Setup of v19:
==> flow/design.v <==
`timescale 1ns / 1ps
module complex_multiplier#(parameter INPUT_DATA_WIDTH = 16)
    (
        input  wire                                    i_clk,
        input  wire                                    i_rst,
        input  wire signed [INPUT_DATA_WIDTH-1:0]      i_real_h,
        input  wire signed [INPUT_DATA_WIDTH-1:0]      i_imag_h,
        input  wire signed [INPUT_DATA_WIDTH-1:0]      i_real_y,
        input  wire signed [INPUT_DATA_WIDTH-1:0]      i_imag_y,
        output reg  signed [INPUT_DATA_WIDTH*2:0]      o_real,
        output reg  signed [INPUT_DATA_WIDTH*2:0]      o_imag
    );
    reg signed [INPUT_DATA_WIDTH*2-1:0] ac;
    reg signed [INPUT_DATA_WIDTH*2-1:0] ad;
    reg signed [INPUT_DATA_WIDTH*2-1:0] cb;
    reg signed [INPUT_DATA_WIDTH*2-1:0] bd;
    always@(posedge i_clk) begin
        if(i_rst)begin
            o_real <= 0;
            o_imag <= 0;
            ac     <= 0;
            ad     <= 0;
            cb     <= 0;
            bd     <= 0;
        end         
        else begin
            ac <= i_real_h * i_real_y;
            ad <= i_real_h * i_imag_y;
            cb <= i_real_y * i_imag_h;
            bd <= i_imag_h * i_imag_y;
            o_real <= ac - bd;
            o_imag <= ad + cb;
        end
    end
endmodule
Settings: LEC_CHECK=0, CAP_MARGIN=20, CELL_PAD_IN_SITES_GLOBAL_PLACEMENT=1, CORE_MARGIN=2, CORE_UTILIZATION=72, CTS_CLUSTER_SIZE=54, HOLD_SLACK_MARGIN=0.3, PLACE_DENSITY_LB_ADDON=0.18, SETUP_SLACK_MARGIN=1.64, SLEW_MARGIN=15; clock period 5.55 ns.
run.sh (not shown) runs the stock make flow with config.mk's settings and CLKGATE_MAP_FILE=.
The log for v19 ends in global placement without I/O with error FLW-0024, so the run never completed.
The inputs of v39 differ from those of v19 as listed below.
- putting CTS_CLUSTER_DIAMETER at 330 where nothing was set
- clearing PLACE_DENSITY_LB_ADDON, which used to be 0.18
- swapping 15 for 5 in SLEW_MARGIN
- swapping 72 for 60 in CORE_UTILIZATION
- clearing HOLD_SLACK_MARGIN, which used to be 0.3
- swapping 1.64 for -0.57 in SETUP_SLACK_MARGIN
- swapping 2 for 8 in CORE_MARGIN
- swapping 5.55 for 5.8 in the clock period (ns, I/O delays scaled along)
==> results <==
Although it ran to completion, v39 produced a layout that fails the final checks because of negative setup slack. Core utilization before placement for v39: 13 points down relative to v19. ~same share of flip-flops with an asynchronous set or reset after synthesis in v19 and v39. Max die area across v19 and v39: v39.
Input-level comparison between v54 and v39:
- changing SLEW_MARGIN from 5 to 15
- changing CORE_UTILIZATION from 60 to 65
- changing CORE_MARGIN from 8 to 2
- changing SETUP_SLACK_MARGIN from -0.57 to 1.64
- removing CTS_CLUSTER_DIAMETER (formerly 330)
- changing the clock period (ns, I/O delays scaled along) from 5.8 to 5.55
Notes after the runs:
- [flow] v54 | stages: complete | final checks: fail | reason: negative setup slack
- [v54] total of plain and repair buffers excluding clock buffers rose about 30% relative to v39
- Run comparison: v39 end point of the critical path ad[31]; v54 end point of the critical path bd[25]
- Count of inverters not on the clock network in the layout delta (v54 -> v39): insignificant
- Core utilization ends up higher on v54.
- Of v39 and v54, v54 shows the higher wire length of the first global-routing pass, with v39 below it.
- Die height shrinks by a little under 10% when moving from v39 to v54.
- The higher met1 capacity usage during global routing of v39 and v54 is in v54.
Here is what was changed in the inputs of v25 compared with v54.
- CORE_UTILIZATION now 40, was 65
- SLEW_MARGIN now 20, was 15
- SETUP_SLACK_MARGIN no longer set, was 1.64
- CELL_PAD_IN_SITES_GLOBAL_PLACEMENT no longer set, was 1
- CTS_CLUSTER_SIZE no longer set, was 54
- the clock period (ns, I/O delays scaled along) now 5.42, was 5.55
- [flow] v25 | stages: complete | final checks: fail | reason: negative setup slack
- For v54, the critical path startpoint was i_imag_h[15], unlike v25, where it was i_real_y[2].
- Number of remaining DRC errors: v25 vs v54 identical
- Changes observed in v25 relative to v54: global-route wire length before repair fell by 8400 um; number of clock buffers in the layout fell by 1.
- On final number of max-transition violations, v54 tracks v25 almost exactly.
- Part of the cycle the worst path needs, v54 and v25: higher on v54
- Per the comparison of v25 with v54, buffer count from post-CTS setup fixing moved up, relative area change from synthesis to final layout moved up.
- v25 ended up with fa_1 as its cell type of the slowest stage on the worst timing path; v54 ended up with fa_2.
Edits applied to the flow inputs when going from v25 to v45:
- CORE_UTILIZATION: 40 -> 65
- MAX_ROUTING_LAYER: unset -> met4
- the clock period (ns, I/O delays scaled along): 5.42 -> 6.89
### Flow results
- Status v45: flow complete, layout not clean - negative setup slack
- v25 completed end to end; final checks failed (negative setup slack).
- Diff v25 -> v45: met2 track demand over resource went up by 17 points; ratio of final minimum period to clock period shrank by 18 points; detailed-route wire length per cell grew by 0.88 um; non-clock buffer count went down 18%.
- Post-layout worst setup margin up 990 ps in v45 wrt v25

* * *

// complex_multiplier: RTL as listed in full above, without the edits since
Settings: LEC_CHECK=0, CAP_MARGIN=20, CORE_MARGIN=10, CORE_UTILIZATION=61, CTS_CLUSTER_DIAMETER=336, CTS_CLUSTER_SIZE=100, SLEW_MARGIN=20, TNS_END_PERCENT=5; clock period 10.0 ns.
Next try:
- ABC_AREA: unset -> 1
- CORE_MARGIN: 10 -> 2
- CORE_UTILIZATION: 61 -> 57
- CTS_CLUSTER_DIAMETER: 336 -> 377
- CTS_CLUSTER_SIZE: 100 -> unset
- TNS_END_PERCENT: 5 -> unset
- clock period: 10.0 -> 5.13 ns (I/O delays scaled with it)
Result: The changed run produced a layout that fails on setup timing. Utilization came out higher by 13 points.
Next try:
- ABC_AREA: 1 -> unset
- CORE_UTILIZATION: 57 -> 72
- CTS_CLUSTER_DIAMETER: 377 -> unset
- HOLD_SLACK_MARGIN: unset -> -0.08
- MAX_ROUTING_LAYER: unset -> met4
- clock period: 5.13 -> 6.67 ns (I/O delays scaled with it)
Now the flow aborted during global routing (5_1_grt), error ODB-0269; area after synthesis came out lower by 9.9%; die size came out lower by 28%; synthesized cell count came out lower by 29%.
Next try:
- CORE_UTILIZATION: 72 -> 40
- HOLD_SLACK_MARGIN: -0.08 -> unset
- MAX_ROUTING_LAYER: met4 -> unset
- clock period: 6.67 -> 9.0 ns (I/O delays scaled with it)
Result: The changed run completed without violations; synthesized area does not change; die area goes up by well over a third; synthesized cell count stays the same.
Next try:
- CAP_MARGIN: 20 -> 15
- CTS_CLUSTER_SIZE: unset -> 55
- GPL_ROUTABILITY_DRIVEN: unset -> 0
- TNS_END_PERCENT: unset -> 90
- clock period: 9.0 -> 8.47 ns (I/O delays scaled with it)
Effect:
- count of clock-buffer cells in the layout is unchanged
- synthesized cell count does not change
- clock skew decreases by 0.0032 ns
- synthesized area stays the same
Next try:
- ABC_AREA: unset -> 1
- CAP_MARGIN: 15 -> 20
- CORE_UTILIZATION: 40 -> 72
- CTS_CLUSTER_SIZE: 55 -> unset
- GPL_ROUTABILITY_DRIVEN: 0 -> unset
- TNS_END_PERCENT: 90 -> unset
- clock period: 8.47 -> 10.9 ns (I/O delays scaled with it)
What happened: Worst setup slack is better by 2.1 ns. Routed wire length rises by about 18%. Via count went up by 34%. Clock skew is lower by 0.0039 ns. Non-clock buffer count shrinks by 151. Cell count climbs by 20%. Sequential cell count stays the same.

* * *

== lagoon ==
// complex_multiplier: RTL as listed in full above, without the edits since
Settings: LEC_CHECK=0, ABC_AREA=1, CAP_MARGIN=5, CORE_MARGIN=2, CORE_UTILIZATION=72, CTS_CLUSTER_DIAMETER=270, CTS_CLUSTER_SIZE=42, HOLD_SLACK_MARGIN=0.28, MAX_ROUTING_LAYER=met4, SETUP_SLACK_MARGIN=0.76, SLEW_MARGIN=20; clock period 5.0 ns.
lagoon: aborted in clock tree synthesis (tool error)
Edits applied to the flow inputs when going from lagoon to onyx:
- putting PLACE_DENSITY at 0.7 where nothing was set
- clearing ABC_AREA, which used to be 1
- clearing CTS_CLUSTER_DIAMETER, which used to be 270
- clearing SETUP_SLACK_MARGIN, which used to be 0.76
- swapping 5 for 40 in CAP_MARGIN
- clearing CTS_CLUSTER_SIZE, which used to be 42
- clearing HOLD_SLACK_MARGIN, which used to be 0.28
- swapping 5.0 for 6.88 in the clock period (ns, I/O delays scaled along)
==> results <==
- Cell count after placement was higher in lagoon than in onyx.
- lagoon → onyx: total die size decreased by about 10% relative to the old numbers, adder and majority gate portion of the synthesized area picked up an extra 5.5 points.
- Comparing lagoon and onyx, the higher placed standard-cell area was measured on lagoon.
- Among lagoon and onyx, the run that stopped before the end is lagoon, and it is the only one.
- lagoon did not make it past clock tree synthesis, where a tool error ended it.
- Final checks on onyx, whose flow otherwise completed, came back failing, citing negative setup slack.
Relative to onyx, the following input files were edited for sierra:
- clearing PLACE_DENSITY, which used to be 0.7
- putting SETUP_SLACK_MARGIN at 1.81 where nothing was set
- putting PLACE_DENSITY_LB_ADDON at 0.01 where nothing was set
Findings:
Number of clock buffers inserted by TritonCTS delta (sierra -> onyx): insignificant. sierra never completed, since it errored out during global routing. In sierra the count of placed standard cells including taps turned out about 0.3% lower than in onyx. sierra against onyx: async set or reset register ratio after synthesis flat; post-synthesis adder-cell area fraction flat; placed wire-length estimate up 7.2%; count of buffers inserted at the top-level ports flat; post-CTS repair timing setup buffer count up 70. From onyx to sierra, count of hold buffers inserted by post-cts repair did not move at all. From onyx to sierra, number of cells in Yosys stat did not move at all. Changes observed in sierra relative to onyx: total cell area at the placement stage rose by 340 sq um, final RePlAce weighted congestion up 6.6%.
[inputs] garnet vs sierra
- SETUP_SLACK_MARGIN no longer set, was 1.81
- CORE_UTILIZATION now 40, was 72
- CAP_MARGIN now 20, was 40
- MAX_ROUTING_LAYER no longer set, was met4
- PLACE_DENSITY_LB_ADDON no longer set, was 0.01
- the clock period (ns, I/O delays scaled along) now 10.0, was 6.88
--- outcome ---
- garnet reached the end of the flow, and the finished layout is clean on the timing, design-rule and antenna checks.
- Status: async set-reset flop share out of synthesis parity (sierra, garnet)
- Compared to sierra, garnet has total of cells resized after clock tree synthesis 691 lower.
- Summary of garnet over sierra: detailed placement HPWL -4.2%, number of nets at floorplan held steady, total instance count after detailed placement picked up an extra 212, core outline area shows an increase of 80%, total number of placement rows increased by 32 relative to the old numbers.
- Number of setup buffers added after CTS: lower on garnet
- Compared with sierra, garnet shows a pre-CTS worst setup slack that is 1.87 ns higher.
- On floorplan-stage core utilization, the higher figure sits with sierra, not garnet.
- Higher overall chip area goes to garnet over sierra.
